<file path="flow/run.sh">
#!/bin/bash
# the make line also repeats each setting of config.mk as NAME=value (left out here)
make -C /OpenROAD-flow-scripts/flow DESIGN_CONFIG=/design/flow/config.mk WORK_HOME=/design/flow/orfs CLKGATE_MAP_FILE= finish
</file>
<file path="flow/config.mk">
export PLATFORM = sky130hd
export DESIGN_NAME = Temple
export DESIGN_NICKNAME = Temple
export VERILOG_FILES = /design/flow/design.v
export SDC_FILE = /design/flow/constraint.sdc
export NUM_CORES = 4
export LEC_CHECK = 0
export CAP_MARGIN = 20
export CORE_ASPECT_RATIO = 0.94
export CORE_MARGIN = 2
export CORE_UTILIZATION = 67
export CTS_CLUSTER_DIAMETER = 139
export GPL_TIMING_DRIVEN = 0
export PLACE_DENSITY_LB_ADDON = 0.02
export SETUP_SLACK_MARGIN = 0.28
export SLEW_MARGIN = 20
export TNS_END_PERCENT = 30
</file>
<file path="flow/constraint.sdc">
create_clock -name core_clock -period 6.37 [get_ports {clk}]
set_input_delay 1.2740 -clock core_clock [delete_from_list [all_inputs] [get_ports {clk}]]
set_output_delay 1.2740 -clock core_clock [all_outputs]
set_load 0.01 [all_outputs]
</file>
<file path="flow/design.v">
`timescale 1ns / 1ns
`timescale 1ns / 1ns
module alu #(
    parameter DATA_WIDTH = 16
) (
    input [DATA_WIDTH-1:0] data_in1,
    data_in2,
    input [1:0] op,
    output reg [DATA_WIDTH-1:0] data_out,
    output [2:0] flag
);
  reg carry;
  wire zero, neg;
  wire [16:0] data_in1_add, data_in2_add;
  assign data_in1_add = data_in1;
  assign data_in2_add = data_in2;
  always @(*) begin
    case (op)
      2'b00: {carry, data_out} = {1'b0, ~(data_in1 | data_in2)};
      2'b01: {carry, data_out} = data_in1_add + data_in2_add;
      2'b10: {carry, data_out} = {1'b0, data_in1};
      2'b11: {carry, data_out} = {1'b0, (data_in2 >> 1)};
    endcase
  end
  assign zero = ~(|data_out);
  assign neg  = data_out[DATA_WIDTH-1];
  assign flag = {zero, neg, carry};
endmodule
`timescale 1ns / 1ns
module register #(
    parameter N = 16
) (
    input clk,
    rst,
    en,
    input [N-1:0] data_in,
    output reg [N-1:0] data_out
);
  always @(posedge clk, negedge rst) begin
    if (!rst) begin
      data_out <= 0;
    end else begin
      if (en) begin
        data_out <= data_in;
      end
    end
  end
endmodule
`timescale 1ns / 1ns
module registerfile #(
    parameter N = 16,
    M = 5
) (
    input clk,
    en,
    input [N-1:0] wr_data,
    input [M-1:0] addr,
    output [N-1:0] rd_data
);
  reg [N-1:0] mem[(2**M)-1:0];
  assign rd_data = (addr == 29) ? 0 : ( (addr == 30) ? 16'h1 : ( (addr == 31) ? 16'hffff : mem[addr]));
  always @(posedge clk) begin
    if (en) begin
      mem[addr] <= wr_data;
    end
  end
endmodule
`timescale 1ns / 1ns
 `timescale 1ns / 1ns
module state (
    input            clk,
    rst,
    input      [2:0] op,
    output reg [3:0] state,
    input      [2:0] flag
);
  reg [3:0] nextstate;
  reg       br;
  always @(*) begin
    case (state)
      4'b0000: begin
        if (op == 3'b000) begin
          nextstate = 4'b0001;
        end else if (op == 3'b001) begin
          nextstate = 4'b0010;
        end else if (op == 3'b010) begin
          nextstate = 4'b0011;
        end else if (op == 3'b011) begin
          nextstate = 4'b1010;
        end else if (op == 3'b100) begin
          nextstate = 4'b0100;
        end else if (op == 3'b101) begin
          nextstate = 4'b0101;
        end else if (op == 3'b110) begin
          nextstate = 4'b1000;
        end else nextstate = 4'b0111;
      end
      4'b0001: begin
        nextstate = 4'b1010;
      end
      4'b0010: nextstate = 4'b1010;
      4'b0011: nextstate = 4'b1010;
      4'b0100: nextstate = 4'b1010;
      4'b0101: nextstate = 4'b0110;
      4'b0110: nextstate = 4'b1010;
      4'b0111: nextstate = 4'b1010;
      4'b1000:
      if (br) nextstate = 4'b1001;
      else nextstate = 4'b1010;
      4'b1001: nextstate = 4'b0000;
      4'b1010: nextstate = 4'b0000;
      default: nextstate = 4'b0000;
    endcase   
  end
  always @(posedge clk, negedge rst) begin
    if (!rst) begin
      state <= 4'b0000;
    end else begin
      state <= nextstate;
    end
  end
  always @(*) begin
    case (op)
      3'h0: br = 0;
      3'h1: br = flag[0];
      3'h2: br = flag[1];
      3'h3: br = flag[1] | flag[0];
      3'h4: br = flag[2];
      3'h5: br = flag[2] | flag[0];
      3'h6: br = flag[2] | flag[1];
      3'h7: br = 1;
      default: br = 0;
    endcase   
  end   
endmodule   
`timescale 1ns / 1ns
 `timescale 1ns / 1ns
module decode (
    input [2:0] op,
    input [3:0] state,
    output reg [13:0] dec
);
  always @(*) begin
    case (state)
      4'b0000: begin
        if (op == 3'b110) begin
          dec = 14'b1_1_x_x_xx_xx_1_0_0_1_0_0;
        end else if (op == 3'b101) begin
          dec = 14'b1_1_x_x_xx_xx_1_0_0_0_0_0;
        end else if (op == 3'b011) begin
          dec = 14'bx_1_0_x_1x_xx_0_0_1_0_0_0;
        end else begin
          dec = 14'bx_1_x_x_xx_xx_0_0_0_1_0_0;
        end
      end
      4'b0001: dec = 14'bx_1_x_1_xx_00_0_1_0_0_1_0;
      4'b0010: dec = 14'bx_1_x_1_xx_01_0_1_0_0_1_0;
      4'b0011: dec = 14'bx_0_x_0_1x_xx_0_1_0_0_0_0;
      4'b0100: dec = 14'bx_0_x_x_xx_xx_0_0_0_0_0_1;
      4'b0101: dec = 14'b1_1_x_0_00_xx_1_1_0_0_0_0;
      4'b0110: dec = 14'b1_1_x_0_01_xx_0_1_0_0_0_0;
      4'b1000: dec = 14'bx_1_1_x_xx_xx_0_0_1_0_0_0;
      4'b1001: dec = 14'b0_1_x_x_xx_xx_1_0_0_0_0_0;
      4'b0111: dec = 14'bx_1_x_1_xx_11_0_1_0_0_1_0;
      4'b1011: dec = 14'bx_1_0_x_xx_xx_0_0_0_0_0_1;
      4'b1010: dec = 14'b1_1_x_x_xx_xx_1_0_0_0_0_0;
      default: dec = 14'b0;
    endcase
  end
endmodule
`timescale 1ns / 1ns
module Temple #(
    parameter ADDR_WIDTH = 16,
    parameter DATA_WIDTH = 16
) (
    input                   clk,
    rst,
    output [ADDR_WIDTH-1:0] addr,
    input  [          15:0] rd_data,
    output [          15:0] wr_data,
    output                  en
);
  wire [15:0] pc_sel_data, acc_sel_data, reg_sel_data, imm_sel_data;
  wire [15:0] pc_out, add_out, acc_out;
  wire [15:0] regfile_out, rf_out, alu_out;
  wire [2:0] flag_out, alu_flag;
  wire pc_sel, acc_sel, reg_sel, addr_sel;
  wire pc_en, acc_en, regfile_en, flag_en, rf_en;
  wire [1:0] imm_sel, alu_op;
  wire [ 2:0] op;
  wire [ 3:0] state;
  wire [13:0] dec;
  wire [ 4:0] regfile_addr;
  wire [ 7:0] half_imm_data;
  assign {pc_sel,addr_sel,reg_sel,acc_sel,imm_sel[1:0],alu_op[1:0],pc_en,acc_en,regfile_en,rf_en,flag_en,en} = dec;
  state statemachine (
      .clk(clk),
      .rst(rst),
      .op(op),
      .state(state),
      .flag(flag_out)
  );
  decode decode (
      .op(op),
      .state(state),
      .dec(dec)
  );
  register PC (
      .clk(clk),
      .rst(rst),
      .en(pc_en),
      .data_in(pc_sel_data),
      .data_out(pc_out)
  );
  register Acc (
      .clk(clk),
      .rst(rst),
      .en(acc_en),
      .data_in(acc_sel_data),
      .data_out(acc_out)
  );
  register #(
      .N(3)
  ) flag (
      .clk(clk),
      .rst(rst),
      .en(flag_en),
      .data_in(alu_flag),
      .data_out(flag_out)
  );
  register regi (
      .clk(clk),
      .rst(rst),
      .en(rf_en),
      .data_in(regfile_out),
      .data_out(rf_out)
  );
  alu alu (
      .data_in1(rf_out),
      .data_in2(acc_out),
      .op(alu_op),
      .data_out(alu_out),
      .flag(alu_flag)
  );
  registerfile regfile (
      .clk(clk),
      .en(regfile_en),
      .wr_data(reg_sel_data),
      .rd_data(regfile_out),
      .addr(regfile_addr)
  );
  assign pc_sel_data = (pc_sel) ? add_out : rf_out;
  assign add_out = pc_out + 16'h1;
  assign acc_sel_data = (acc_sel) ? alu_out : imm_sel_data;
  assign reg_sel_data = (reg_sel) ? add_out : acc_out;
  assign addr = addr_sel ? {pc_out[15:1], 1'b0} : {rf_out[15:1], 1'b0};
  assign wr_data = acc_out;
  assign op = (pc_out[0]) ? rd_data[15:13] : rd_data[7:5];
  assign regfile_addr = (pc_out[0]) ? rd_data[12:8] : rd_data[4:0];
  assign half_imm_data = (pc_out[0]) ? rd_data[15:8] : rd_data[7:0];
  assign imm_sel_data = (imm_sel[1]) ? rd_data[15:0] : ( (imm_sel[0]) ? {half_imm_data, acc_out[7:0]} : {acc_out[15:8], half_imm_data});
endmodule   
</file>
==> results of run 1 <==
[cell type report]
class,count,area [sq um]
inverter,38,143
fill,1958,7670
clock inverter,23,161
antenna,1,2.50
clock buffer,73,1440
tap,483,604
buffer,81,445
timing repair buffer,97,1340
multi-input combinational,826,7220
sequential,560,16500
[through the flow]
stage	hold WS [ns]	utilization	power [uW]
after detailed placement	0.466	0.738	9510
final	0.478	0.784	12500
after floorplan	0.433	-	7420
after CTS	0.471	0.784	12400
after global placement	0.443	0.707	9000
after global routing	0.482	0.784	12900
[per-layer routing]
| metal | wire, microns | global-route usage | up-vias |
|---|---|---|---|
| met5 | 42 | 0 | - |
| met4 | 3730 | 0.181 | 6 |
| met3 | 8130 | 0.0917 | 182 |
| met2 | 31600 | 0.571 | 1095 |
| met1 | 24900 | 0.534 | 7730 |
| li1 | - | - | 6252 |
==> impl_metrics.ini, run 1 <==
; physical design summary
[finish]
final_cell_count_no_fill = 2182
flow.area_growth_from_synthesis_pct = 15.9
design.final.nets = 1709
area_of_all_placed_cells_without_fillers_sq_um = 27900

[worst_setup_path]
timing.reg2reg.worst_path_depth = 9
worstPathArrival_ns = 3.23
start_kind = flip-flop
crit_fanout = 10
setup.worst_path.end = addr[1]
rr_startpoint = PC.data_out[0]
cp_num_cells = 7
worst_path_max_delay_cell = clkdlybuf4s50_1
worstPathRequired_ns = 5.10
regToRegSetupSlack_ns = 2.70
endpoint_kind = output pin
timing.critical_path.cells = buf_2, or3_1, nor2_1, nand3_1, clkbuf_1, o21ai_0, clkdlybuf4s50_1
critPathTopFamily = buffers and inverters
worst_r2r_endpoint = regfile.mem[23][8]
worst_path_largest_cell_delay_ns = 0.61
critical_path_buf_inv_count = 3
setup.worst_path.start = statemachine.state[3]
timing_worst_setup_path_type = flip-flop to output pin

[routing]
wl_microns = 68400
drcViolationCount = 0
drt.antenna.violating_nets = 0
wl_per_cell_microns = 31.3
avgViaCountPerCell = 7.00
detailroute.via_count = 15300
drtPass1Iterations = 6
first_iter_violations = 1849

[floorplan]
die-width_microns = 199
core_area_sq_um = 35500
die_h_microns = 188
initCoreUtil = 0.677
io-pin-count = 51
placement_rows = 67
chip_area_sq_um = 37400

[yosys]
number_of_flops_mapped_to_enable_cells_by_yosys = 498
synth_top_area_share = 0.622
logic_family = multiplexers
synth-warning-count = 6
yosys_most_used_dff = edfxtp_1
synthesis.area_sq_um = 24100
synth.distinct_cells = 71
synth_chip_area_sq_um = 24100
yosys-top-cells-area = edfxtp_1, mux4_2, dfrtp_1
seq_total_area_yosys = 0.686
synth_stat.cells = 1505
synth_area_leader_cell = edfxtp_1
post_synth.cell_area_avg_sq_um = 16.0
synth-simple-area-share = 0.0676
postSynthRegisterBits = 560
synth-compound-area-share = 0.0775
mappedNetlistNets = 1557
synth_async_sr_flop_share = 0.111
syn-instance-count = 1505
mux_area_frac = 0.119
yosys.area_share.adder = 0.0180
synth_dominant_cell_count = edfxtp_1
common_cells = edfxtp_1, mux4_2, nand2_1
ys_sh_xor = 0.00655

[clocking]
postCtsHoldBufs = 0
cts.repair_timing.setup_buffer_count = 0
htree_levels = 2
clk_pin_slew_worst_paths_ns = 0.06
clk_root_buffer_cell = clkbuf_16
cts_sinks = 560
clock_tree_from_tritoncts = done
clock_path_buffers = 3
post_cts_resize_count = 0
cts_inserted_buffers = 53
clock_insertion_delay_worst_skew_ns = 0.61

[pwr]
dominant_power_group = registers
peakVddDrop_uv = 404
p_switching_uw = 4470
comb_power_share = 0.368
sequential_share_of_power = 0.395
clockPowerShare = 0.237
power.clock.total_uw = 2970
swShare = 0.357
total_leakage_power_uw = 0.00937
powerComb_uw = 4610
internal_power_uw = 8060
power.density_nw_per_um2 = 450
power_drawn_by_the_sequential_cells_uw = 4950

[place]
place_ws_ns = 1.52
standard_cell_area_after_detailed_placement_sq_um = 26200
place.gp.congestion = 1.00
hpwl_microns = 46900
placedCellCount = 2084
port-buffer-count = 49

[global_route]
overflow = 0
first_global_vias = 14900
pin_count_of_the_biggest_net_entering_global_routing = 57
global_route_usage_sum = 0.380
grt_antenna_before_repair = 6
first_pass_grt_wire_length_microns = 99900

[sta]
fin_setup_tns_ns = 0
rsz_0062_raised_after_global_routing = false
min_period_over_period = 0.707
highest_clock_rate_ghz = 0.222
final_period_minus_worst_setup_slack_ns = 4.51
maxSlewHeadroom = 0.173
clock_skew_ns = 0.0144
final_hold_viol_count = 0
final.setup.worst_slack_ns = 1.86
worst_slew_pin_slew_ns = 1.23
setup_violations = 0
final-max-slew-violation-count = 0

[run_status]
result_of_the_run = timing/DRC/antenna clean

[job]
tool_warnings = 42
drv.max_cap_violation_count = 0

[hold_path]
hold_path_class = primary input to asynchronous set/reset pin
==> run 2: changes to the inputs <==
CELL_PAD_IN_SITES_GLOBAL_PLACEMENT = 2   (was default)
CORE_ASPECT_RATIO = default   (was 0.94)
CORE_UTILIZATION = 39   (was 67)
CTS_CLUSTER_DIAMETER = default   (was 139)
CTS_CLUSTER_SIZE = 65   (was default)
GPL_ROUTABILITY_DRIVEN = 0   (was default)
GPL_TIMING_DRIVEN = 1   (was 0)
MAX_ROUTING_LAYER = met4   (was default)
PLACE_DENSITY_LB_ADDON = 0.13   (was 0.02)
SETUP_SLACK_MARGIN = 1.91   (was 0.28)
TNS_END_PERCENT = 60   (was 30)
clock period = 8.4 ns   (was 6.37 ns; I/O delays follow)
==> impl_metrics.ini, run 2 <==
; physical design summary
[clocking]
cts_sinks = 560
clk_root_buffer_cell = clkbuf_16
clock_insertion_delay_worst_skew_ns = 0.64
clock_tree_from_tritoncts = done
cts.repair_timing.setup_buffer_count = 0
cts_inserted_buffers = 59
clk_pin_slew_worst_paths_ns = 0.06
htree_levels = 2
postCtsHoldBufs = 0
post_cts_resize_count = 0
clock_path_buffers = 3

[yosys]
number_of_flops_mapped_to_enable_cells_by_yosys = 498
yosys.area_share.adder = 0.0180
synth.distinct_cells = 71
logic_family = multiplexers
synth-simple-area-share = 0.0676
synth_top_area_share = 0.622
synth_stat.cells = 1505
synth_async_sr_flop_share = 0.111
postSynthRegisterBits = 560
synth_chip_area_sq_um = 24100
yosys-top-cells-area = edfxtp_1, mux4_2, dfrtp_1
synthesis.area_sq_um = 24100
mux_area_frac = 0.119
seq_total_area_yosys = 0.686
common_cells = edfxtp_1, mux4_2, nand2_1
synth_area_leader_cell = edfxtp_1
synth-warning-count = 6
yosys_most_used_dff = edfxtp_1
synth_dominant_cell_count = edfxtp_1
mappedNetlistNets = 1557
ys_sh_xor = 0.00655
synth-compound-area-share = 0.0775
syn-instance-count = 1505
post_synth.cell_area_avg_sq_um = 16.0

[hold_path]
hold_path_end = statemachine.state[0]
hold_path_startpoint = statemachine.state[7]
hold_depth = 1
hold_path_class = flip-flop to flip-flop

[routing]
drtPass1Iterations = 5
detailroute.via_count = 14000
route.antenna.diode_count = 0
first_iter_violations = 1361
wl_per_cell_microns = 28.9
drcViolationCount = 0
avgViaCountPerCell = 5.74
wl_microns = 70600
drt.antenna.violating_nets = 0

[sta]
highest_clock_rate_ghz = 0.195
final-max-slew-violation-count = 0
min_period_over_period = 0.611
maxSlewHeadroom = 0.242
fin_setup_tns_ns = 0
clock_skew_ns = 0.0459
rsz_0062_raised_after_global_routing = false
worst_slew_pin_slew_ns = 1.13
final_hold_viol_count = 0
final.setup.worst_slack_ns = 3.27
final_period_minus_worst_setup_slack_ns = 5.13
setup_violations = 0

[pwr]
internal_power_uw = 6090
clockPowerShare = 0.268
power.clock.total_uw = 2510
peakVddDrop_uv = 182
dominant_power_group = registers
power.density_nw_per_um2 = 340
p_switching_uw = 3290
swShare = 0.351
comb_power_share = 0.328
total_leakage_power_uw = 0.00914
powerComb_uw = 3070
power_drawn_by_the_sequential_cells_uw = 3790
sequential_share_of_power = 0.404

[floorplan]
placement_rows = 91
core_area_sq_um = 61400
die-width_microns = 252
die_h_microns = 252
io-pin-count = 51
initCoreUtil = 0.392
chip_area_sq_um = 63700

[place]
port-buffer-count = 49
place_ws_ns = 2.95
placedCellCount = 2332
standard_cell_area_after_detailed_placement_sq_um = 25700
hpwl_microns = 45000

[global_route]
global_route_usage_sum = 0.231
first_pass_grt_wire_length_microns = 102000
overflow = 0
first_global_vias = 14000
grt_antenna_before_repair = 2
pin_count_of_the_biggest_net_entering_global_routing = 70

[job]
tool_warnings = 42
drv.max_cap_violation_count = 0

[finish]
area_of_all_placed_cells_without_fillers_sq_um = 27600
design.final.nets = 1655
flow.area_growth_from_synthesis_pct = 14.7
nFillCells = 5380
final_cell_count_no_fill = 2443
logic_area_sq_um = 7080
layout.area.seq_sq_um = 16500

[worst_setup_path]
worstPathArrival_ns = 3.45
endpoint_kind = output pin
worst_path_max_delay_cell = or3_1
setup.worst_path.end = addr[2]
timing_worst_setup_path_type = flip-flop to output pin
regToRegSetupSlack_ns = 4.38
cp_num_cells = 6
timing.reg2reg.worst_path_depth = 7
rr_startpoint = PC.data_out[0]
crit_fanout = 30
worst_path_largest_cell_delay_ns = 0.70
setup.worst_path.start = statemachine.state[3]
timing.critical_path.cells = or3_1, nor2_1, nand3_1, buf_4, o21ai_0, clkdlybuf4s50_1
critPathTopFamily = simple AND/OR/NAND/NOR gates
critical_path_buf_inv_count = 2
worstPathRequired_ns = 6.72
worst_r2r_endpoint = regi.data_out[11]
start_kind = flip-flop

[run_status]
result_of_the_run = timing/DRC/antenna clean
-- run 2: layout make-up --
type,instances,area share
clock inverters,33,0.0109
well taps,790,0.0358
inverters,38,0.00517
repair buffers,118,0.0371
flip-flops and latches,560,0.598
multi-input cells,826,0.257
clock buffers,78,0.0561
-- run 2: layer usage --
layer	track usage	wire length, microns	up-vias
met5	-	0	-
met4	0.0610	1660	0
met3	0.0222	3430	88
met2	0.370	34400	411
met1	0.319	31100	7378
li1	-	-	6145
-- run 2: metrics by stage --
| step | util | hold WS [ns] | power [uW] |
|---|---|---|---|
| finish | 0.450 | 0.467 | 9370 |
| floorplan | - | 0.433 | 5620 |
| global route | 0.450 | 0.491 | 9830 |
| CTS | 0.450 | 0.469 | 9480 |
| detailed placement | 0.419 | 0.454 | 6960 |
| global placement | 0.419 | 0.448 | 6930 |
==> run 3: changes to the inputs <==
CELL_PAD_IN_SITES_GLOBAL_PLACEMENT = default   (was 2)
CORE_UTILIZATION = 72   (was 39)
CTS_CLUSTER_DIAMETER = 384   (was default)
CTS_CLUSTER_SIZE = default   (was 65)
GPL_ROUTABILITY_DRIVEN = default   (was 0)
GPL_TIMING_DRIVEN = default   (was 1)
MAX_ROUTING_LAYER = default   (was met4)
PLACE_DENSITY = 0.6   (was default)
PLACE_DENSITY_LB_ADDON = default   (was 0.13)
SETUP_SLACK_MARGIN = default   (was 1.91)
TNS_END_PERCENT = default   (was 60)
clock period = 3.5 ns   (was 8.4 ns; I/O delays follow)
==> impl_metrics.ini, run 3 <==
; physical design summary
[floorplan]
placement_rows = 66
die-width_microns = 187
io-pin-count = 51
initCoreUtil = 0.735
die_h_microns = 187
core_area_sq_um = 32700
chip_area_sq_um = 34900

[finish]
final_cell_count_no_fill = 2151
nFillCells = 1310
flow.area_growth_from_synthesis_pct = 16.1
layout.area.seq_sq_um = 16500
final_core_util = 0.854
logic_area_sq_um = 7100
design.final.nets = 1713

[global_route]
grt_antenna_before_repair = 12
global_route_usage_sum = 0.462
first_global_vias = 16500
first_pass_grt_wire_length_microns = 115000
overflow = 0
pin_count_of_the_biggest_net_entering_global_routing = 63

[yosys]
seq_total_area_yosys = 0.686
synth_async_sr_flop_share = 0.111
postSynthRegisterBits = 560
synth-simple-area-share = 0.0676
synth.distinct_cells = 71
synth_area_leader_cell = edfxtp_1
mux_area_frac = 0.119
synth_dominant_cell_count = edfxtp_1
post_synth.cell_area_avg_sq_um = 16.0
synth_stat.cells = 1505
ys_sh_xor = 0.00655
yosys.area_share.adder = 0.0180
yosys_most_used_dff = edfxtp_1
synth_chip_area_sq_um = 24100
yosys-top-cells-area = edfxtp_1, mux4_2, dfrtp_1
common_cells = edfxtp_1, mux4_2, nand2_1
syn-instance-count = 1505
logic_family = multiplexers
synth-compound-area-share = 0.0775
number_of_flops_mapped_to_enable_cells_by_yosys = 498
synth-warning-count = 6
synth_top_area_share = 0.622
synthesis.area_sq_um = 24100
mappedNetlistNets = 1557

[pwr]
power_drawn_by_the_sequential_cells_uw = 9050
total_leakage_power_uw = 0.00968
internal_power_uw = 15100
power.density_nw_per_um2 = 856
dominant_power_group = registers
p_switching_uw = 8790
sequential_share_of_power = 0.379
comb_power_share = 0.361
power.clock.total_uw = 6220
clockPowerShare = 0.260
peakVddDrop_uv = 876
swShare = 0.368
powerComb_uw = 8620
finalPower_uw = 23900

[routing]
drcViolationCount = 0
drtPass1Iterations = 9
avgViaCountPerCell = 7.92
wl_per_cell_microns = 37.1
drt.antenna.violating_nets = 0
first_iter_violations = 3691
detailroute.via_count = 17000
wl_microns = 79800

[worst_setup_path]
worstPathArrival_ns = 3.98
timing.critical_path.cells = buf_4, mux2_8, buf_12, mux4_2, a22o_1, a21oi_1, and4_1, o21ai_1
worst_path_largest_cell_delay_ns = 0.63
worst_path_max_delay_cell = a21oi_1
start_kind = flip-flop
rr_startpoint = PC.data_out[0]
cp_num_cells = 8
critical_path_buf_inv_count = 2
timing.reg2reg.worst_path_depth = 8
crit_fanout = 19
critPathTopFamily = multiplexers
setup.worst_path.end = regi.data_out[4]
timing_worst_setup_path_type = flip-flop to flip-flop
setup.worst_path.start = PC.data_out[0]
worst_r2r_endpoint = regi.data_out[4]
endpoint_kind = flip-flop
regToRegSetupSlack_ns = -0.01
worstPathRequired_ns = 3.97

[place]
hpwl_microns = 43500
placedCellCount = 2048
place.gp.congestion = 0.945
port-buffer-count = 49

[hold_path]
hold_path_class = primary input to asynchronous set/reset pin

[sta]
clock_skew_ns = 0.0359
whs_ns = 0.306
final_hold_viol_count = 0
worst_slew_pin_slew_ns = 1.14
min_period_over_period = 1.00
fin_setup_tns_ns = -0.0897
final-max-slew-violation-count = 0
final.setup.worst_slack_ns = -0.0147
setup_violations = 13
highest_clock_rate_ghz = 0.285
maxSlewHeadroom = 0.239
final_period_minus_worst_setup_slack_ns = 3.51

[run_status]
result_of_the_run = complete, but fails checks
checkFailReasons = setup timing

[clocking]
cts.repair_timing.setup_buffer_count = 0
htree_levels = 2
clk_root_buffer_cell = clkbuf_16
clk_pin_slew_worst_paths_ns = 0.06
clock_path_buffers = 3
cts_inserted_buffers = 52
cts_sinks = 560
clock_tree_from_tritoncts = done
clock_insertion_delay_worst_skew_ns = 0.62

[job]
drv.max_cap_violation_count = 0
tool_warnings = 48
run 3: final cells by class:
cell class	instances	share of cell area
clock buffer	58	0.0485
inverter	38	0.00511
timing repair buffer	183	0.0640
clock inverter	37	0.0164
tap	442	0.0198
multi-input combinational	826	0.254
antenna	7	0.000627
sequential	560	0.591
run 3: what timing repair did:
action                                  CTS  global route
resized                                   9            18
endpoints found under the setup margin   14            16
cloned                                    0             0
pin swaps                                 0             0
hold buffers                              0             0
run 3: metal layers:
layer / up-vias / wire, microns / GRT usage
met5: - / 85 / 0
met4: 14 / 6850 / 0.294
met3: 577 / 13100 / 0.178
met2: 2031 / 35400 / 0.691
met1: 8172 / 24400 / 0.576
li1: 6252 / - / -
run 3: per-stage QoR:
stage | instance area [sq um] | setup WS [ns]
floorplan | 24100 | 0.305
global placement | 26000 | -0.0167
detailed placement | 26000 | -0.0591
CTS | 27800 | -0.0361
global route | 27900 | -0.00231
finish | 27900 | -0.0147
==> run 4: changes to the inputs <==
ABC_AREA = 1   (was default)
CAP_MARGIN = 25   (was 20)
CELL_PAD_IN_SITES_GLOBAL_PLACEMENT = 0   (was default)
CORE_ASPECT_RATIO = 1.62   (was default)
CORE_MARGIN = 8   (was 2)
CORE_UTILIZATION = 46   (was 72)
CTS_CLUSTER_DIAMETER = default   (was 384)
GPL_ROUTABILITY_DRIVEN = 1   (was default)
HOLD_SLACK_MARGIN = 0.29   (was default)
MIN_ROUTING_LAYER = met1   (was default)
PLACE_DENSITY = 0.52   (was 0.6)
SLEW_MARGIN = 35   (was 20)
TNS_END_PERCENT = 20   (was default)
clock period = 3.12 ns   (was 3.5 ns; I/O delays follow)
==> impl_metrics.ini, run 4 <==
; physical design summary
[yosys]
synth-compound-area-share = 0.110
yosys.area_share.adder = 0.0177
mux_area_frac = 0
synth_dominant_cell_count = nand2_1
mappedNetlistNets = 2106
syn-instance-count = 2054
synth_stat.cells = 2054
yosys-top-cells-area = edfxtp_1, nand2_1, a22oi_1
synth_async_sr_flop_share = 0.109
post_synth.cell_area_avg_sq_um = 11.9
ys_sh_xor = 0.00466
synth_chip_area_sq_um = 24400
synth-warning-count = 6
synth_top_area_share = 0.625
synth-simple-area-share = 0.139
common_cells = nand2_1, edfxtp_1, a22oi_1
synth_area_leader_cell = edfxtp_1
postSynthRegisterBits = 571
synthesis.area_sq_um = 24400
number_of_flops_mapped_to_enable_cells_by_yosys = 509
synth.distinct_cells = 51
seq_total_area_yosys = 0.689
yosys_most_used_dff = edfxtp_1
logic_family = simple AND/OR/NAND/NOR gates

[pwr]
power.density_nw_per_um2 = 975
power.clock.total_uw = 6640
powerComb_uw = 11700
power_drawn_by_the_sequential_cells_uw = 10100
internal_power_uw = 17300
swShare = 0.392
total_leakage_power_uw = 0.0111
clockPowerShare = 0.233
peakVddDrop_uv = 739
dominant_power_group = combinational cells
p_switching_uw = 11200
comb_power_share = 0.412
sequential_share_of_power = 0.354

[finish]
design.final.nets = 2306
flow.area_growth_from_synthesis_pct = 19.4

[worst_setup_path]
regToRegSetupSlack_ns = 0.22
cp_num_cells = 7
worst_path_max_delay_cell = dfrtp_1
critical_path_buf_inv_count = 3
worstPathRequired_ns = 2.50
setup.worst_path.start = statemachine.state[10]
rr_startpoint = PC.data_out[0]
worst_r2r_endpoint = regfile.mem[9][14]
crit_fanout = 30
endpoint_kind = output pin
timing.critical_path.cells = inv_2, nand2_2, nor2_2, nand3_1, buf_12, o21ai_0, dlygate4sd2_1
start_kind = flip-flop
timing.reg2reg.worst_path_depth = 12
critPathTopFamily = buffers and inverters
timing_worst_setup_path_type = flip-flop to output pin
worst_path_largest_cell_delay_ns = 0.43
worstPathArrival_ns = 2.37
setup.worst_path.end = addr[4]

[routing]
drcViolationCount = 0
detailroute.via_count = 16700
drt.antenna.violating_nets = 0
avgViaCountPerCell = 5.58
drtPass1Iterations = 5
wl_microns = 79300
wl_per_cell_microns = 26.4
route.antenna.diode_count = 0
first_iter_violations = 1441

[sta]
clock_skew_ns = 0.0186
final-max-slew-violation-count = 0
fin_setup_tns_ns = 0
min_period_over_period = 0.961
final.setup.worst_slack_ns = 0.121
rsz_0062_raised_after_global_routing = false
setup_violations = 0
maxSlewHeadroom = 0.401
whs_ns = 0.477
highest_clock_rate_ghz = 0.333
worst_slew_pin_slew_ns = 0.898
final_hold_viol_count = 0
final_period_minus_worst_setup_slack_ns = 3.00

[place]
place.gp.congestion = 0.917
port-buffer-count = 49
place_ws_ns = -0.0506
hpwl_microns = 55700

[hold_path]
hold_depth = 0
hold_path_end = statemachine.state[5]
hold_path_class = flip-flop to flip-flop
hold_path_startpoint = statemachine.state[8]

[global_route]
overflow = 0
global_route_usage_sum = 0.259
pin_count_of_the_biggest_net_entering_global_routing = 52
grt_antenna_before_repair = 1
first_pass_grt_wire_length_microns = 115000
first_global_vias = 16800

[clocking]
cts_sinks = 571
clock_insertion_delay_worst_skew_ns = 0.59
cts.repair_timing.setup_buffer_count = 0
clock_path_buffers = 3
clk_pin_slew_worst_paths_ns = 0.07
clk_root_buffer_cell = clkbuf_16
cts_inserted_buffers = 52
htree_levels = 2
clock_tree_from_tritoncts = done

[job]
tool_warnings = 43
drv.max_cap_violation_count = 0

[floorplan]
core_area_sq_um = 52600
die-width_microns = 197
placement_rows = 107
chip_area_sq_um = 61000
die_h_microns = 309
initCoreUtil = 0.465
io-pin-count = 51

[run_status]
result_of_the_run = timing/DRC/antenna clean
==> run 4: what timing repair did <==
item | CTS | global route
resized | 22 | 5
endpoints found under the hold margin | 16 | 0
hold buffers | 1 | 0
endpoints found under the setup margin | 15 | 10
cloned | 0 | 0
pin swaps | 0 | 1
==> run 4: layer usage <==
| metal | GRT usage | up-vias | share of wire |
|---|---|---|---|
| li1 | - | 7742 | - |
| met5 | 0 | - | 0 |
| met1 | 0.308 | 8320 | 0.38 |
| met4 | 0.114 | 0 | 0.047 |
| met3 | 0.0249 | 143 | 0.047 |
| met2 | 0.472 | 544 | 0.52 |
==> run 4: through the flow <==
stage / instances / util / cell area [sq um] / power [uW]
after global placement: 2907 / 0.521 / 27400 / 22000
after floorplan: 2054 / - / 24400 / 16100
final: 3004 / 0.555 / 29200 / 28500
after CTS: 3004 / 0.555 / 29200 / 28600
after global routing: 3004 / 0.555 / 29200 / 29700
after detailed placement: 2907 / 0.521 / 27400 / 22100
==> run 4: layout make-up <==
| type | count | area (sq um) |
|---|---|---|
| fill | 4558 | 23400 |
| tap | 708 | 886 |
| clock buffer | 65 | 1380 |
| multi-input combinational | 1262 | 6750 |
| timing repair buffer | 233 | 2450 |
| inverter | 134 | 510 |
| sequential | 571 | 16800 |
| clock inverter | 31 | 383 |
==> run 5: changes to the inputs <==
ABC_AREA = default   (was 1)
CAP_MARGIN = 20   (was 25)
CELL_PAD_IN_SITES_GLOBAL_PLACEMENT = default   (was 0)
CORE_ASPECT_RATIO = default   (was 1.62)
CORE_MARGIN = 2   (was 8)
CORE_UTILIZATION = 72   (was 46)
CTS_CLUSTER_SIZE = 19   (was default)
GPL_ROUTABILITY_DRIVEN = default   (was 1)
HOLD_SLACK_MARGIN = default   (was 0.29)
MIN_ROUTING_LAYER = default   (was met1)
PLACE_DENSITY = 0.6   (was 0.52)
SETUP_SLACK_MARGIN = 0.39   (was default)
SLEW_MARGIN = 20   (was 35)
TNS_END_PERCENT = default   (was 20)
clock period = 3.08 ns   (was 3.12 ns; I/O delays follow)
==> impl_metrics.ini, run 5 <==
; yosys + openroad results
[place]
placedCellCount = 2114
hpwl_microns = 47200
place_ws_ns = -0.256
port-buffer-count = 49
place.gp.congestion = 0.989
standard_cell_area_after_detailed_placement_sq_um = 26700

[clocking]
clock_path_buffers = 3
clk_root_buffer_cell = clkbuf_16
cts_inserted_buffers = 53
postCtsHoldBufs = 0
cts_sinks = 560
htree_levels = 2

[yosys]
mux_area_frac = 0.119
yosys_most_used_dff = edfxtp_1
synth-warning-count = 6
synth_stat.cells = 1505
synthesis.area_sq_um = 24100
yosys.area_share.adder = 0.0180
synth_async_sr_flop_share = 0.111
post_synth.cell_area_avg_sq_um = 16.0
synth_dominant_cell_count = edfxtp_1
number_of_flops_mapped_to_enable_cells_by_yosys = 498
synth-simple-area-share = 0.0676
synth_chip_area_sq_um = 24100
syn-instance-count = 1505
synth_top_area_share = 0.622
seq_total_area_yosys = 0.686
synth.distinct_cells = 71
postSynthRegisterBits = 560
synth-compound-area-share = 0.0775
yosys-top-cells-area = edfxtp_1, mux4_2, dfrtp_1
common_cells = edfxtp_1, mux4_2, nand2_1
logic_family = multiplexers
synth_area_leader_cell = edfxtp_1
ys_sh_xor = 0.00655
mappedNetlistNets = 1557

[floorplan]
die_h_microns = 187
die-width_microns = 187
core_area_sq_um = 32700
io-pin-count = 51
chip_area_sq_um = 34900
initCoreUtil = 0.735
placement_rows = 66

[global_route]
global_route_usage_sum = 0.901
overflow = 884

[run_status]
result_of_the_run = stopped before the end
failed_stage = global routing
error_line = [ERROR GRT-0232] Routing congestion too high. Check the congestion heatmap in the GUI.
==> run 5: what timing repair did <==
action                                  CTS
endpoints found under the setup margin  504
gates resized                           207
pin swaps                                17
gates cloned                              8
buffers inserted                         38
==> run 5: routing by layer <==
layer,GRT usage,GRT overflow
met2,1.02,540
met3,0.804,39
met4,0.909,258
met1,0.896,28
met5,0.501,19
==> run 5: metrics by stage <==
step / power, uW / util
CTS: 28200 / 0.902
floorplan: 15400 / -
global placement: 19400 / 0.818
detailed placement: 19700 / 0.818
==> run 6: changes to the inputs <==
ABC_AREA = 0   (was default)
CAP_MARGIN = 5   (was 20)
CORE_ASPECT_RATIO = 0.92   (was default)
CORE_UTILIZATION = 63   (was 72)
CTS_CLUSTER_DIAMETER = 26   (was default)
CTS_CLUSTER_SIZE = default   (was 19)
GPL_ROUTABILITY_DRIVEN = 0   (was default)
MIN_ROUTING_LAYER = met1   (was default)
PLACE_DENSITY = 0.54   (was 0.6)
SETUP_SLACK_MARGIN = default   (was 0.39)
SLEW_MARGIN = 25   (was 20)
TNS_END_PERCENT = 10   (was default)
clock period = 6.09 ns   (was 3.08 ns; I/O delays follow)
==> impl_metrics.ini, run 6 <==
; physical design summary
[finish]
area_of_all_placed_cells_without_fillers_sq_um = 29500
design.final.nets = 1717
nFillCells = 2017
flow.area_growth_from_synthesis_pct = 22.5

[floorplan]
initCoreUtil = 0.640
core_area_sq_um = 37600
die_h_microns = 191
die-width_microns = 208
chip_area_sq_um = 39800
io-pin-count = 51
placement_rows = 68

[yosys]
synthesis.area_sq_um = 24100
mappedNetlistNets = 1557
yosys-top-cells-area = edfxtp_1, mux4_2, dfrtp_1
mux_area_frac = 0.119
logic_family = multiplexers
common_cells = edfxtp_1, mux4_2, nand2_1
ys_sh_xor = 0.00655
synth_stat.cells = 1505
synth-compound-area-share = 0.0775
yosys.area_share.adder = 0.0180
synth_chip_area_sq_um = 24100
synth_top_area_share = 0.622
post_synth.cell_area_avg_sq_um = 16.0
yosys_most_used_dff = edfxtp_1
synth-warning-count = 6
postSynthRegisterBits = 560
number_of_flops_mapped_to_enable_cells_by_yosys = 498
seq_total_area_yosys = 0.686
synth_area_leader_cell = edfxtp_1
synth.distinct_cells = 71
syn-instance-count = 1505
synth_async_sr_flop_share = 0.111
synth-simple-area-share = 0.0676
synth_dominant_cell_count = edfxtp_1

[worst_setup_path]
cp_num_cells = 5
timing_worst_setup_path_type = flip-flop to output pin
critical_path_buf_inv_count = 1
start_kind = flip-flop
critPathTopFamily = simple AND/OR/NAND/NOR gates
rr_startpoint = PC.data_out[0]
setup.worst_path.end = addr[1]
timing.reg2reg.worst_path_depth = 7
worstPathArrival_ns = 3.83
worst_r2r_endpoint = regfile.mem[26][12]
regToRegSetupSlack_ns = 2.53
worstPathRequired_ns = 4.87
setup.worst_path.start = statemachine.state[3]
crit_fanout = 30
worst_path_largest_cell_delay_ns = 0.70
timing.critical_path.cells = or3_1, nor2_1, nand3_2, o21ai_0, clkdlybuf4s50_1
worst_path_max_delay_cell = or3_1
endpoint_kind = output pin

[global_route]
pin_count_of_the_biggest_net_entering_global_routing = 77
global_route_usage_sum = 0.361
first_pass_grt_wire_length_microns = 103000
grt_antenna_before_repair = 3
first_global_vias = 15400
overflow = 0

[clocking]
clock_tree_from_tritoncts = done
clock_insertion_delay_worst_skew_ns = 0.65
cts_inserted_buffers = 117
cts.repair_timing.setup_buffer_count = 0
clk_root_buffer_cell = clkbuf_16
clock_path_buffers = 3
postCtsHoldBufs = 0
cts_sinks = 560
clk_pin_slew_worst_paths_ns = 0.04
post_cts_resize_count = 0
htree_levels = 3

[pwr]
sequential_share_of_power = 0.330
total_leakage_power_uw = 0.0102
swShare = 0.319
powerComb_uw = 4210
power.density_nw_per_um2 = 540
p_switching_uw = 5070
peakVddDrop_uv = 445
dominant_power_group = clock
comb_power_share = 0.264
power_drawn_by_the_sequential_cells_uw = 5250
clockPowerShare = 0.405
internal_power_uw = 10800
power.clock.total_uw = 6450

[place]
hpwl_microns = 40800
port-buffer-count = 49
standard_cell_area_after_detailed_placement_sq_um = 25400

[routing]
wl_per_cell_microns = 30.9
drcViolationCount = 0
wl_microns = 69800
detailroute.via_count = 15400
first_iter_violations = 2120
drt.antenna.violating_nets = 0
drtPass1Iterations = 7
avgViaCountPerCell = 6.82

[sta]
rsz_0062_raised_after_global_routing = false
worst_slew_pin_slew_ns = 0.956
final-max-slew-violation-count = 0
fin_setup_tns_ns = 0
min_period_over_period = 0.829
final_period_minus_worst_setup_slack_ns = 5.05
final_hold_viol_count = 0
highest_clock_rate_ghz = 0.198
maxSlewHeadroom = 0.362
setup_violations = 0
clock_skew_ns = 0.0265

[run_status]
result_of_the_run = timing/DRC/antenna clean

[hold_path]
hold_path_class = flip-flop to flip-flop
hold_depth = 1
hold_path_end = statemachine.state[0]
hold_path_startpoint = statemachine.state[7]

[job]
tool_warnings = 44
drv.max_cap_violation_count = 0
## run 6: layout make-up
class                      instances  area [sq um]  area share
sequential                       560         16500       0.560
multi-input combinational        826          7090       0.241
clock buffer                     134          3050       0.104
timing repair buffer             122          1070      0.0362
clock inverter                    85           987      0.0335
tap                              490           613      0.0208
inverter                          38           143     0.00484
antenna                            1          2.50   0.0000849
## run 6: metal layers
metal,GRT usage,share of wire,up-vias,wire length (microns)
met5,0,0.00033,-,23
met4,0.166,0.047,4,3270
met3,0.0853,0.10,182,7240
met2,0.548,0.46,1020,32200
met1,0.508,0.39,7851,27100
li1,-,-,6321,-
## run 6: metrics by stage
stage          hold slack (ns)  worst slack (ns)  power, uW  instances   util
5_1_grt                  0.482             0.854      16500       2255  0.783
2_1_floorplan            0.433              2.73       7760       1505      -
3_5_place_dp             0.454              1.34       9390       2035  0.675
4_1_cts                  0.463             0.668      15900       2254  0.782
3_3_place_gp             0.442              1.36       9320       2035  0.675
6_report                 0.469              1.04      15900       2256  0.783
==> run 7: changes to the inputs <==
ABC_AREA = default   (was 0)
CAP_MARGIN = 20   (was 5)
CORE_ASPECT_RATIO = default   (was 0.92)
CORE_UTILIZATION = 72   (was 63)
CTS_CLUSTER_DIAMETER = default   (was 26)
CTS_CLUSTER_SIZE = 14   (was default)
GPL_ROUTABILITY_DRIVEN = default   (was 0)
MIN_ROUTING_LAYER = default   (was met1)
PLACE_DENSITY = default   (was 0.54)
SETUP_SLACK_MARGIN = 0.51   (was default)
SLEW_MARGIN = 20   (was 25)
TNS_END_PERCENT = default   (was 10)
clock period = 3.2 ns   (was 6.09 ns; I/O delays follow)
==> impl_metrics.ini, run 7 <==
; yosys + openroad results
[floorplan]
io-pin-count = 51
placement_rows = 66
die_h_microns = 187
initCoreUtil = 0.735
chip_area_sq_um = 34900
die-width_microns = 187
core_area_sq_um = 32700

[global_route]
global_route_usage_sum = 0.948
overflow = 1078

[run_status]
failed_stage = global routing
error_line = [ERROR GRT-0232] Routing congestion too high. Check the congestion heatmap in the GUI.
result_of_the_run = stopped before the end

[yosys]
number_of_flops_mapped_to_enable_cells_by_yosys = 498
postSynthRegisterBits = 560
synth_top_area_share = 0.622
syn-instance-count = 1505
synth_chip_area_sq_um = 24100
mappedNetlistNets = 1557
synth-warning-count = 6
yosys-top-cells-area = edfxtp_1, mux4_2, dfrtp_1
ys_sh_xor = 0.00655
synth_dominant_cell_count = edfxtp_1
synth-simple-area-share = 0.0676
yosys.area_share.adder = 0.0180
post_synth.cell_area_avg_sq_um = 16.0
synth.distinct_cells = 71
mux_area_frac = 0.119
synth_stat.cells = 1505
synthesis.area_sq_um = 24100
seq_total_area_yosys = 0.686
synth_area_leader_cell = edfxtp_1
logic_family = multiplexers
synth-compound-area-share = 0.0775
synth_async_sr_flop_share = 0.111
common_cells = edfxtp_1, mux4_2, nand2_1
yosys_most_used_dff = edfxtp_1

[place]
standard_cell_area_after_detailed_placement_sq_um = 26400
placedCellCount = 2077
hpwl_microns = 47300
place.gp.congestion = 0.970
port-buffer-count = 49

[clocking]
clk_root_buffer_cell = clkbuf_16
clock_path_buffers = 3
htree_levels = 2
cts_sinks = 560
cts_inserted_buffers = 53
## run 7: timing repair
| action | CTS |
|---|---|
| setup buffers | 40 |
| hold buffers | 0 |
| resized | 140 |
| cloned | 9 |
| pin swaps | 24 |
| setup endpoints to repair | 563 |
| hold endpoints to repair | 0 |
## run 7: metal layers
layer  overflow  global-route usage
met5         11               0.695
met1         45               0.927
met3         61               0.877
met2        592                1.04
met4        369               0.976
## run 7: through the flow
step                setup slack [ns]  setup TNS (ns)   util  total power (uW)
CTS                            0.285               0  0.889             26400
global placement              -0.199          -0.550  0.809             18400
detailed placement            -0.272           -1.24  0.809             18700
floorplan                      0.418               0      -             14800
==> run 8: changes to the inputs <==
CORE_UTILIZATION = 68   (was 72)
CTS_CLUSTER_SIZE = 15   (was 14)
PLACE_DENSITY = 0.6   (was default)
SETUP_SLACK_MARGIN = 0.4   (was 0.51)
clock period = 3.08 ns   (was 3.2 ns; I/O delays follow)
==> impl_metrics.ini, run 8 <==
; physical design summary
[run_status]
result_of_the_run = complete, but fails checks
checkFailReasons = setup timing

[sta]
clock_skew_ns = 0.0376
final_hold_viol_count = 0
final-max-slew-violation-count = 0
min_period_over_period = 1.11
rsz_0062_raised_after_global_routing = true
final.setup.worst_slack_ns = -0.327
maxSlewHeadroom = 0.290
whs_ns = 0.0384
worst_slew_pin_slew_ns = 1.07
setup_violations = 6
highest_clock_rate_ghz = 0.294
final_period_minus_worst_setup_slack_ns = 3.41

[yosys]
mappedNetlistNets = 1557
common_cells = edfxtp_1, mux4_2, nand2_1
synth_async_sr_flop_share = 0.111
synth-warning-count = 6
synth_chip_area_sq_um = 24100
synth_stat.cells = 1505
synth-compound-area-share = 0.0775
logic_family = multiplexers
post_synth.cell_area_avg_sq_um = 16.0
synthesis.area_sq_um = 24100
synth_area_leader_cell = edfxtp_1
yosys-top-cells-area = edfxtp_1, mux4_2, dfrtp_1
ys_sh_xor = 0.00655
synth-simple-area-share = 0.0676
syn-instance-count = 1505
yosys_most_used_dff = edfxtp_1
synth_dominant_cell_count = edfxtp_1
yosys.area_share.adder = 0.0180
synth.distinct_cells = 71
postSynthRegisterBits = 560
mux_area_frac = 0.119
number_of_flops_mapped_to_enable_cells_by_yosys = 498
seq_total_area_yosys = 0.686
synth_top_area_share = 0.622

[pwr]
peakVddDrop_uv = 790
total_leakage_power_uw = 0.0106
internal_power_uw = 18500
swShare = 0.394
comb_power_share = 0.438
clockPowerShare = 0.224
sequential_share_of_power = 0.338
powerComb_uw = 13300
dominant_power_group = combinational cells
power.density_nw_per_um2 = 1000
p_switching_uw = 12000
power.clock.total_uw = 6830
power_drawn_by_the_sequential_cells_uw = 10300

[clocking]
clock_path_buffers = 3
clk_pin_slew_worst_paths_ns = 0.07
clock_tree_from_tritoncts = done
cts_inserted_buffers = 54
cts_sinks = 560
clock_insertion_delay_worst_skew_ns = 0.64
clk_root_buffer_cell = clkbuf_16
postCtsHoldBufs = 0
htree_levels = 2

[floorplan]
placement_rows = 68
io-pin-count = 51
core_area_sq_um = 34700
chip_area_sq_um = 36900
die-width_microns = 192
initCoreUtil = 0.693
die_h_microns = 192

[routing]
avgViaCountPerCell = 8.10
wl_microns = 98300
drcViolationCount = 0
drtPass1Iterations = 31
detailroute.via_count = 18700
drt.antenna.violating_nets = 0
first_iter_violations = 3812
wl_per_cell_microns = 42.6

[worst_setup_path]
worstPathArrival_ns = 3.91
worst_r2r_endpoint = regi.data_out[14]
endpoint_kind = flip-flop
setup.worst_path.start = PC.data_out[0]
worst_path_largest_cell_delay_ns = 0.75
timing.reg2reg.worst_path_depth = 10
timing_worst_setup_path_type = flip-flop to flip-flop
critical_path_buf_inv_count = 5
timing.critical_path.cells = buf_8, buf_12, buf_4, mux2_4, buf_4, buf_4, mux4_2, a22oi_1, and4_1, o21ai_1
worstPathRequired_ns = 3.58
rr_startpoint = PC.data_out[0]
timing.critical_path.mode_cell = buf_4
critPathTopFamily = AND-OR/OR-AND gates
setup.worst_path.end = regi.data_out[14]
cp_num_cells = 10
worst_path_max_delay_cell = a22oi_1
crit_fanout = 7
start_kind = flip-flop
regToRegSetupSlack_ns = -0.33

[finish]
design.final.nets = 1850
flow.area_growth_from_synthesis_pct = 26.5
final_core_util = 0.877
area_of_all_placed_cells_without_fillers_sq_um = 30400

[place]
standard_cell_area_after_detailed_placement_sq_um = 26700
place.gp.congestion = 1.04
hpwl_microns = 45200
port-buffer-count = 49
place_ws_ns = -0.460

[global_route]
overflow = 0
pin_count_of_the_biggest_net_entering_global_routing = 46
global_route_usage_sum = 0.496
first_pass_grt_wire_length_microns = 124000
first_global_vias = 16900
grt_antenna_before_repair = 10

[job]
tool_warnings = 48
drv.max_cap_violation_count = 0

[hold_path]
hold_path_class = primary input to asynchronous set/reset pin
-- run 8: repair_timing --
item / 4_1_cts / 5_1_grt
buffers inserted: 35 / 36
cloned: 13 / 3
resized: 205 / 113
endpoints found under the setup margin: 647 / 256
pin swaps: 41 / 45
-- run 8: area by class of cell --
cell class              instances  area (sq um)
clock inverters                38           299
inverters                      38           145
clock buffers                  64          1420
repair buffers                314          3540
well taps                     455           569
fillers                      1250          4290
diodes                         10          25.0
flip-flops and latches        560         16500
multi-input cells             830          7910
-- run 8: metal layers --
layer	routed length, microns	global-route usage	vias to the layer above
li1	-	-	6557
met1	27700	0.600	8858
met2	41800	0.733	2437
met3	16900	0.192	831
met4	11300	0.349	20
met5	645	0.0357	-
-- run 8: through the flow --
step                      power, uW  TNS (ns)  instances
after global routing          30700    -0.371       2302
final                         30500    -0.969       2309
after detailed placement      19500     -4.78       2110
after global placement        19400     -2.37       2110
after CTS                     27700         0       2260
after floorplan               15400         0       1505
==> run 9: changes to the inputs <==
CAP_MARGIN = 40   (was 20)
CTS_CLUSTER_SIZE = 24   (was 15)
PLACE_DENSITY = default   (was 0.6)
SETUP_SLACK_MARGIN = 0.49   (was 0.4)
==> impl_metrics.ini, run 9 <==
; yosys + openroad results
[yosys]
synth_area_leader_cell = edfxtp_1
synth_stat.cells = 1505
yosys.area_share.adder = 0.0180
yosys_most_used_dff = edfxtp_1
synth_async_sr_flop_share = 0.111
synth-warning-count = 6
synth_top_area_share = 0.622
mux_area_frac = 0.119
synth_chip_area_sq_um = 24100
ys_sh_xor = 0.00655
synth.distinct_cells = 71
synth_dominant_cell_count = edfxtp_1
logic_family = multiplexers
common_cells = edfxtp_1, mux4_2, nand2_1
post_synth.cell_area_avg_sq_um = 16.0
seq_total_area_yosys = 0.686
syn-instance-count = 1505
yosys-top-cells-area = edfxtp_1, mux4_2, dfrtp_1
synth-simple-area-share = 0.0676
synth-compound-area-share = 0.0775
synthesis.area_sq_um = 24100
number_of_flops_mapped_to_enable_cells_by_yosys = 498
postSynthRegisterBits = 560
mappedNetlistNets = 1557

[run_status]
failed_stage = global routing
result_of_the_run = stopped before the end
error_line = [ERROR GRT-0232] Routing congestion too high. Check the congestion heatmap in the GUI.

[global_route]
global_route_usage_sum = 0.696
overflow = 18

[clocking]
cts_sinks = 560
htree_levels = 2
clock_path_buffers = 3
clk_root_buffer_cell = clkbuf_16
cts_inserted_buffers = 53

[place]
standard_cell_area_after_detailed_placement_sq_um = 26900
place.gp.congestion = 1.01
port-buffer-count = 49
place_ws_ns = -0.212
hpwl_microns = 46500

[floorplan]
chip_area_sq_um = 36900
io-pin-count = 51
placement_rows = 68
initCoreUtil = 0.693
core_area_sq_um = 34700
die-width_microns = 192
die_h_microns = 192
==> run 9: repair_timing <==
item                                    in CTS
endpoints found under the setup margin     500
gates resized                              136
hold buffers                                 1
pin swaps                                   29
buffers inserted                            46
hold endpoints to repair                    12
cloned                                      10
==> run 9: through the flow <==
| step | hold WS (ns) | power, uW | utilization | std cells |
|---|---|---|---|---|
| after floorplan | 0.320 | 15400 | - | 1505 |
| after global placement | 0.456 | 19300 | 0.772 | 2129 |
| after detailed placement | 0.473 | 19600 | 0.774 | 2132 |
| after CTS | 0.481 | 27600 | 0.855 | 2288 |
==> run 9: metal layers <==
metal	overflow	track usage
met3	0	0.549
met1	0	0.716
met5	0	0.265
met4	11	0.637
met2	7	0.859
==> run 10: changes to the inputs <==
ABC_AREA = 1   (was default)
CAP_MARGIN = 5   (was 40)
CORE_ASPECT_RATIO = 0.92   (was default)
CORE_UTILIZATION = 65   (was 68)
CTS_CLUSTER_DIAMETER = 222   (was default)
CTS_CLUSTER_SIZE = default   (was 24)
GPL_ROUTABILITY_DRIVEN = 0   (was default)
MIN_ROUTING_LAYER = met1   (was default)
PLACE_DENSITY = 0.54   (was default)
SETUP_SLACK_MARGIN = default   (was 0.49)
SLEW_MARGIN = 25   (was 20)
TNS_END_PERCENT = 5   (was default)
clock period = 4.94 ns   (was 3.08 ns; I/O delays follow)
==> impl_metrics.ini, run 10 <==
; physical design summary
[run_status]
result_of_the_run = timing/DRC/antenna clean

[job]
tool_warnings = 48
drv.max_cap_violation_count = 0

[pwr]
sequential_share_of_power = 0.385
comb_power_share = 0.373
power.density_nw_per_um2 = 611
p_switching_uw = 6490
total_leakage_power_uw = 0.0104
dominant_power_group = registers
powerComb_uw = 6250
internal_power_uw = 10300
power_drawn_by_the_sequential_cells_uw = 6460
peakVddDrop_uv = 364
swShare = 0.387
clockPowerShare = 0.242
power.clock.total_uw = 4060

[finish]
nFillCells = 2487
layout.area.seq_sq_um = 16800
logic_area_sq_um = 6710
flow.area_growth_from_synthesis_pct = 12.3
design.final.nets = 2194

[yosys]
synth_stat.cells = 2054
synth_async_sr_flop_share = 0.109
postSynthRegisterBits = 571
yosys_most_used_dff = edfxtp_1
mux_area_frac = 0
synth_area_leader_cell = edfxtp_1
synth_dominant_cell_count = nand2_1
yosys.area_share.adder = 0.0177
synthesis.area_sq_um = 24400
logic_family = simple AND/OR/NAND/NOR gates
synth_top_area_share = 0.625
synth-compound-area-share = 0.110
mappedNetlistNets = 2106
common_cells = nand2_1, edfxtp_1, a22oi_1
synth-simple-area-share = 0.139
number_of_flops_mapped_to_enable_cells_by_yosys = 509
yosys-top-cells-area = edfxtp_1, nand2_1, a22oi_1
post_synth.cell_area_avg_sq_um = 11.9
seq_total_area_yosys = 0.689
syn-instance-count = 2054
synth-warning-count = 6
synth_chip_area_sq_um = 24400
ys_sh_xor = 0.00466
synth.distinct_cells = 51

[worst_setup_path]
regToRegSetupSlack_ns = 1.24
worst_r2r_endpoint = regfile.mem[11][10]
worst_path_max_delay_cell = dfrtp_1
critical_path_buf_inv_count = 4
timing.critical_path.cells = inv_1, nand2_2, nor2_2, buf_4, nand3_1, buf_4, nand2_1, o21ai_0, clkdlybuf4s50_1
worstPathArrival_ns = 3.35
cp_num_cells = 9
start_kind = flip-flop
worst_path_largest_cell_delay_ns = 0.72
endpoint_kind = output pin
timing_worst_setup_path_type = flip-flop to output pin
crit_fanout = 30
setup.worst_path.start = statemachine.state[10]
timing.reg2reg.worst_path_depth = 11
timing.critical_path.mode_cell = buf_4
rr_startpoint = PC.data_out[0]
setup.worst_path.end = addr[6]
worstPathRequired_ns = 3.95
critPathTopFamily = buffers and inverters

[sta]
final_hold_viol_count = 0
setup_violations = 0
min_period_over_period = 0.879
worst_slew_pin_slew_ns = 1.07
final-max-slew-violation-count = 0
highest_clock_rate_ghz = 0.230
clock_skew_ns = 0.0277
maxSlewHeadroom = 0.283
final.setup.worst_slack_ns = 0.598
fin_setup_tns_ns = 0
final_period_minus_worst_setup_slack_ns = 4.34
rsz_0062_raised_after_global_routing = false

[routing]
drt.antenna.violating_nets = 0
wl_microns = 66400
drcViolationCount = 0
detailroute.via_count = 16800
drtPass1Iterations = 7
route.antenna.diode_count = 0
avgViaCountPerCell = 6.30
wl_per_cell_microns = 24.9
first_iter_violations = 2348

[global_route]
first_global_vias = 16000
pin_count_of_the_biggest_net_entering_global_routing = 129
first_pass_grt_wire_length_microns = 98300
overflow = 0
global_route_usage_sum = 0.346
grt_antenna_before_repair = 2

[clocking]
cts_sinks = 571
htree_levels = 2
cts.repair_timing.setup_buffer_count = 0
cts_inserted_buffers = 54
clock_path_buffers = 3
postCtsHoldBufs = 0
post_cts_resize_count = 0
clock_tree_from_tritoncts = done
clk_root_buffer_cell = clkbuf_16
clk_pin_slew_worst_paths_ns = 0.07
clock_insertion_delay_worst_skew_ns = 0.62

[place]
port-buffer-count = 49
place_ws_ns = 0.975
hpwl_microns = 41600

[floorplan]
die_h_microns = 190
chip_area_sq_um = 39200
die-width_microns = 206
io-pin-count = 51
initCoreUtil = 0.656
placement_rows = 68
core_area_sq_um = 37300

[hold_path]
hold_path_class = primary input to asynchronous set/reset pin
run 10: routing by layer:
layer / share of wire / global-route usage / routed length [microns]
met3: 0.11 / 0.0661 / 7490
met2: 0.45 / 0.522 / 30100
met5: 0.00018 / 0 / 12
met4: 0.039 / 0.134 / 2560
met1: 0.40 / 0.505 / 26300
run 10: metrics by stage:
step | hold slack, ns | instances | cell area [sq um] | util | total power [uW]
6_report | 0.414 | 2672 | 27400 | 0.737 | 16800
5_1_grt | 0.465 | 2672 | 27400 | 0.737 | 17400
4_1_cts | 0.421 | 2672 | 27400 | 0.737 | 16600
3_5_place_dp | 0.464 | 2576 | 25700 | 0.691 | 12600
3_3_place_gp | 0.453 | 2576 | 25700 | 0.691 | 12500
2_1_floorplan | 0.428 | 2054 | 24400 | - | 10100
run 10: cell type report:
class / instances / share of cell area
Sequential cell: 571 / 0.613
Clock inverter: 31 / 0.0116
Clock buffer: 65 / 0.0507
Tap cell: 490 / 0.0223
Multi-Input combinational cell: 1262 / 0.245
Timing Repair Buffer: 119 / 0.0387
Inverter: 134 / 0.0186
==> run 11: changes to the inputs <==
CAP_MARGIN = 20   (was 5)
CORE_ASPECT_RATIO = default   (was 0.92)
CORE_UTILIZATION = 72   (was 65)
CTS_CLUSTER_DIAMETER = 384   (was 222)
CTS_CLUSTER_SIZE = 95   (was default)
GPL_ROUTABILITY_DRIVEN = default   (was 0)
MIN_ROUTING_LAYER = default   (was met1)
PLACE_DENSITY = 0.39   (was 0.54)
SETUP_SLACK_MARGIN = 0.73   (was default)
SLEW_MARGIN = 20   (was 25)
TNS_END_PERCENT = default   (was 5)
clock period = 3.08 ns   (was 4.94 ns; I/O delays follow)
==> impl_metrics.ini, run 11 <==
; yosys + openroad results
[global_route]
global_route_usage_sum = 0.816
overflow = 319

[clocking]
cts_inserted_buffers = 10
clk_root_buffer_cell = clkbuf_16
cts_sinks = 571
htree_levels = 1
clock_path_buffers = 3

[yosys]
mux_area_frac = 0
synthesis.area_sq_um = 24400
post_synth.cell_area_avg_sq_um = 11.9
synth_async_sr_flop_share = 0.109
synth_chip_area_sq_um = 24400
postSynthRegisterBits = 571
yosys.area_share.adder = 0.0177
yosys-top-cells-area = edfxtp_1, nand2_1, a22oi_1
syn-instance-count = 2054
mappedNetlistNets = 2106
synth-simple-area-share = 0.139
yosys_most_used_dff = edfxtp_1
synth_stat.cells = 2054
synth.distinct_cells = 51
synth-warning-count = 6
synth_area_leader_cell = edfxtp_1
number_of_flops_mapped_to_enable_cells_by_yosys = 509
common_cells = nand2_1, edfxtp_1, a22oi_1
ys_sh_xor = 0.00466
synth-compound-area-share = 0.110
synth_dominant_cell_count = nand2_1
seq_total_area_yosys = 0.689
synth_top_area_share = 0.625
logic_family = simple AND/OR/NAND/NOR gates

[place]
place.gp.congestion = 0.951
standard_cell_area_after_detailed_placement_sq_um = 27100
hpwl_microns = 48000
place_ws_ns = -0.0284
port-buffer-count = 49

[floorplan]
io-pin-count = 51
initCoreUtil = 0.731
die_h_microns = 188
die-width_microns = 188
placement_rows = 67
core_area_sq_um = 33400
chip_area_sq_um = 35400

[run_status]
result_of_the_run = stopped before the end
error_line = [ERROR GRT-0232] Routing congestion too high. Check the congestion heatmap in the GUI.
failed_stage = global routing
-- run 11: stage by stage --
step                TNS [ns]  instances  hold WS [ns]   util
floorplan                  0       2054         0.320      -
global placement           0       2600         0.468  0.808
detailed placement   -0.0284       2600         0.479  0.809
CTS                        0       2757         0.530  0.908
-- run 11: routing by layer --
layer | overflow | global-route usage
met4 | 130 | 0.792
met1 | 15 | 0.838
met2 | 152 | 0.952
met5 | 4 | 0.448
met3 | 18 | 0.671
-- run 11: timing repair --
item	4_1_cts
buffers inserted	110
pin swaps	107
cloned	31
resized	384
hold endpoints to repair	24
endpoints found under the setup margin	748
hold buffers	1
==> run 12: changes to the inputs <==
ABC_AREA = 0   (was 1)
CAP_MARGIN = 5   (was 20)
CORE_ASPECT_RATIO = 0.92   (was default)
CTS_CLUSTER_DIAMETER = 390   (was 384)
CTS_CLUSTER_SIZE = 15   (was 95)
GPL_ROUTABILITY_DRIVEN = 0   (was default)
MIN_ROUTING_LAYER = met1   (was default)
PLACE_DENSITY = default   (was 0.39)
PLACE_DENSITY_LB_ADDON = 0.0   (was default)
SETUP_SLACK_MARGIN = 0.87   (was 0.73)
SLEW_MARGIN = 15   (was 20)
TNS_END_PERCENT = 90   (was default)
==> impl_metrics.ini, run 12 <==
; yosys + openroad results
[yosys]
yosys.area_share.adder = 0.0180
ys_sh_xor = 0.00655
synth-simple-area-share = 0.0676
synthesis.area_sq_um = 24100
mux_area_frac = 0.119
syn-instance-count = 1505
common_cells = edfxtp_1, mux4_2, nand2_1
synth_area_leader_cell = edfxtp_1
synth_top_area_share = 0.622
mappedNetlistNets = 1557
synth-compound-area-share = 0.0775
post_synth.cell_area_avg_sq_um = 16.0
logic_family = multiplexers
postSynthRegisterBits = 560
yosys-top-cells-area = edfxtp_1, mux4_2, dfrtp_1
yosys_most_used_dff = edfxtp_1
seq_total_area_yosys = 0.686
synth_chip_area_sq_um = 24100
synth_async_sr_flop_share = 0.111
synth.distinct_cells = 71
synth_stat.cells = 1505
number_of_flops_mapped_to_enable_cells_by_yosys = 498
synth-warning-count = 6
synth_dominant_cell_count = edfxtp_1

[global_route]
overflow = 1866
global_route_usage_sum = 1.00

[floorplan]
io-pin-count = 51
placement_rows = 64
die-width_microns = 195
die_h_microns = 179
core_area_sq_um = 33100
chip_area_sq_um = 34900
initCoreUtil = 0.727

[clocking]
cts_inserted_buffers = 43
cts_sinks = 560
clk_root_buffer_cell = clkbuf_16
clock_path_buffers = 3
htree_levels = 2

[run_status]
result_of_the_run = stopped before the end
failed_stage = global routing
error_line = [ERROR GRT-0232] Routing congestion too high. Check the congestion heatmap in the GUI.

[place]
port-buffer-count = 49
hpwl_microns = 43900
placedCellCount = 2081
run 12: metal layers:
metal  global-route usage  overflow
met1                0.940       179
met2                 1.12       997
met3                0.900       137
met4                 1.10       526
met5                0.776        27
run 12: timing repair:
action	CTS
setup endpoints to repair	823
resized	124
pin swaps	33
setup buffers	51
hold buffers	0
endpoints found under the hold margin	0
gates cloned	7
run 12: metrics by stage:
| stage | instance area, sq um | TNS [ns] | utilization | worst slack [ns] | total power (uW) |
|---|---|---|---|---|---|
| 3_5_place_dp | 26800 | -0.956 | 0.811 | -0.273 | 19600 |
| 3_3_place_gp | 26800 | -0.466 | 0.811 | -0.180 | 19300 |
| 4_1_cts | 29100 | 0 | 0.880 | 0.202 | 26200 |
| 2_1_floorplan | 24400 | 0 | - | 0.511 | 15600 |
Power and IR drop assume default switching activity.
